==> exp/nickel <==
// AuctionSearch
module AuctionSearch(
  input         clock,
  input         reset,
  output        io_rewardIn_0_ready,
  input         io_rewardIn_0_valid,
  input  [7:0]  io_rewardIn_0_reward,
  input  [10:0] io_rewardIn_0_idx,
  input         io_rewardIn_0_last,
  output [10:0] io_agentIdx_0,
  input  [7:0]  io_price_0,
  output        io_rewardIn_1_ready,
  input         io_rewardIn_1_valid,
  input  [7:0]  io_rewardIn_1_reward,
  input  [10:0] io_rewardIn_1_idx,
  output [10:0] io_agentIdx_1,
  input  [7:0]  io_price_1,
  output        io_rewardIn_2_ready,
  input         io_rewardIn_2_valid,
  input  [7:0]  io_rewardIn_2_reward,
  input  [10:0] io_rewardIn_2_idx,
  output [10:0] io_agentIdx_2,
  input  [7:0]  io_price_2,
  output        io_rewardIn_3_ready,
  input         io_rewardIn_3_valid,
  input  [7:0]  io_rewardIn_3_reward,
  input  [10:0] io_rewardIn_3_idx,
  output [10:0] io_agentIdx_3,
  input  [7:0]  io_price_3,
  output        io_rewardIn_4_ready,
  input         io_rewardIn_4_valid,
  input  [7:0]  io_rewardIn_4_reward,
  input  [10:0] io_rewardIn_4_idx,
  output [10:0] io_agentIdx_4,
  input  [7:0]  io_price_4,
  output        io_rewardIn_5_ready,
  input         io_rewardIn_5_valid,
  input  [7:0]  io_rewardIn_5_reward,
  input  [10:0] io_rewardIn_5_idx,
  output [10:0] io_agentIdx_5,
  input  [7:0]  io_price_5,
  output        io_rewardIn_6_ready,
  input         io_rewardIn_6_valid,
  input  [7:0]  io_rewardIn_6_reward,
  input  [10:0] io_rewardIn_6_idx,
  output [10:0] io_agentIdx_6,
  input  [7:0]  io_price_6,
  output        io_rewardIn_7_ready,
  input         io_rewardIn_7_valid,
  input  [7:0]  io_rewardIn_7_reward,
  input  [10:0] io_rewardIn_7_idx,
  output [10:0] io_agentIdx_7,
  input  [7:0]  io_price_7,
  input         io_resultOut_ready,
  output        io_resultOut_valid,
  output [10:0] io_resultOut_winner,
  output [7:0]  io_resultOut_bid
);
make LEC_CHECK=0 ABC_AREA=1 CAP_MARGIN=20 CORE_MARGIN=2 CORE_UTILIZATION=72 CTS_CLUSTER_DIAMETER=249 MAX_ROUTING_LAYER=met4 PLACE_DENSITY=0.6 SETUP_SLACK_MARGIN=-0.16 SLEW_MARGIN=20 finish   # period 2.19 ns
run.sh (not shown) runs the stock make flow with config.mk's settings and CLKGATE_MAP_FILE=.
==> exp/pepper (differences from exp/nickel) <==
- ABC_AREA: 1 -> not set
- CORE_UTILIZATION: 72 -> 40
- CTS_CLUSTER_DIAMETER: 249 -> not set
- CTS_CLUSTER_SIZE: not set -> 92
- HOLD_SLACK_MARGIN: not set -> 0.05
- SETUP_SLACK_MARGIN: -0.16 -> not set
==> flow/constraint.sdc (replaced) <==
create_clock -name core_clock -period 4.0 [get_ports {clock}]
set_input_delay 0.8000 -clock core_clock [delete_from_list [all_inputs] [get_ports {clock}]]
set_output_delay 0.8000 -clock core_clock [all_outputs]
set_load 0.01 [all_outputs]
==> exp/cedar (differences from exp/nickel) <==
- ABC_AREA: 1 -> not set
- CORE_UTILIZATION: 72 -> 21
- CTS_CLUSTER_DIAMETER: 249 -> not set
- MAX_ROUTING_LAYER: met4 -> not set
- SETUP_SLACK_MARGIN: -0.16 -> not set
==> flow/constraint.sdc (replaced) <==
create_clock -name core_clock -period 4.52 [get_ports {clock}]
set_input_delay 0.9040 -clock core_clock [delete_from_list [all_inputs] [get_ports {clock}]]
set_output_delay 0.9040 -clock core_clock [all_outputs]
set_load 0.01 [all_outputs]
==> exp/violet (differences from exp/nickel) <==
- ABC_AREA: 1 -> not set
- CORE_UTILIZATION: 72 -> 66
- CTS_CLUSTER_DIAMETER: 249 -> not set
- MAX_ROUTING_LAYER: met4 -> not set
- SETUP_SLACK_MARGIN: -0.16 -> not set
==> flow/constraint.sdc (replaced) <==
create_clock -name core_clock -period 3.25 [get_ports {clock}]
set_input_delay 0.6500 -clock core_clock [delete_from_list [all_inputs] [get_ports {clock}]]
set_output_delay 0.6500 -clock core_clock [all_outputs]
set_load 0.01 [all_outputs]
==> out/qor.csv <==
metric,value,unit
post-CTS setup buffers,39,
status,stopped before the end,
Avg Synthesized Cell Area,7.01,sq um
Failed at,5_1_grt,
Top cell area share,39.0,%
cell count in the Yosys report,7304,
total CTS buffers,97,
grt met1 use,89.8,%
"AND/OR/NAND/NOR Cells, Area Fraction",21.1,%
hpwl dp,106,mm
area share of and-or/or-and cells after synthesis,20.5,%
stop err,[ERROR GRT-0232] Routing congestion too high. Check the congestion heatmap in the GUI.,
core area,0.0701,sq mm
# the run above: exp/nickel

==> out/qor.csv <==
metric,value,unit
"AND/OR/NAND/NOR Cells, Area Fraction",19.1,%
area share of and-or/or-and cells after synthesis,19.2,%
post-CTS setup buffers,26,
Avg Synthesized Cell Area,7.89,sq um
final setup vio count,35,
core area,0.0727,sq mm
cell count in the Yosys report,6125,
total CTS buffers,99,
status,failed layout checks,
hpwl dp,95.7,mm
fin worst setup slack,-135,ps
Top cell area share,41.4,%
diode count,0,
Layout Check Fails,negative setup slack,
grt met1 use,46.6,%
# the run above: exp/violet

==> out/qor.csv <==
metric,value,unit
worst rel slew slack,42.6,%
area share of and-or/or-and cells after synthesis,19.2,%
grt met1 use,30.1,%
share of power burned in registers,44.7,%
Top cell area share,41.4,%
worst r2r path cells,15,
RSZ-0062 raised after global routing,false,
total CTS buffers,106,
cell count in the Yosys report,6125,
"AND/OR/NAND/NOR Cells, Area Fraction",19.1,%
status,timing/DRC/antenna clean,
"Hold Vio Cnt, Final",0,
Avg Synthesized Cell Area,7.89,sq um
post-CTS setup buffers,0,
hpwl dp,101,mm
# the run above: exp/pepper

==> out/qor.csv <==
metric,value,unit
status,timing/DRC/antenna clean,
clock-cell share of area,6.19,%
Avg Synthesized Cell Area,7.89,sq um
power share of the combinational group,12.3,%
ys flop type,dfxtp_1,
cell count in the Yosys report,6125,
post-CTS setup buffers,0,
core area,0.229,sq mm
"AND/OR/NAND/NOR Cells, Area Fraction",19.1,%
grt met1 use,15.0,%
hpwl dp,102,mm
GRT Residual Overflow,0,
Top cell area share,41.4,%
initial antenna violation count,2,
initial DRC count,2810,
area share of and-or/or-and cells after synthesis,19.2,%
# the run above: exp/cedar

Power and IR drop assume default switching activity.
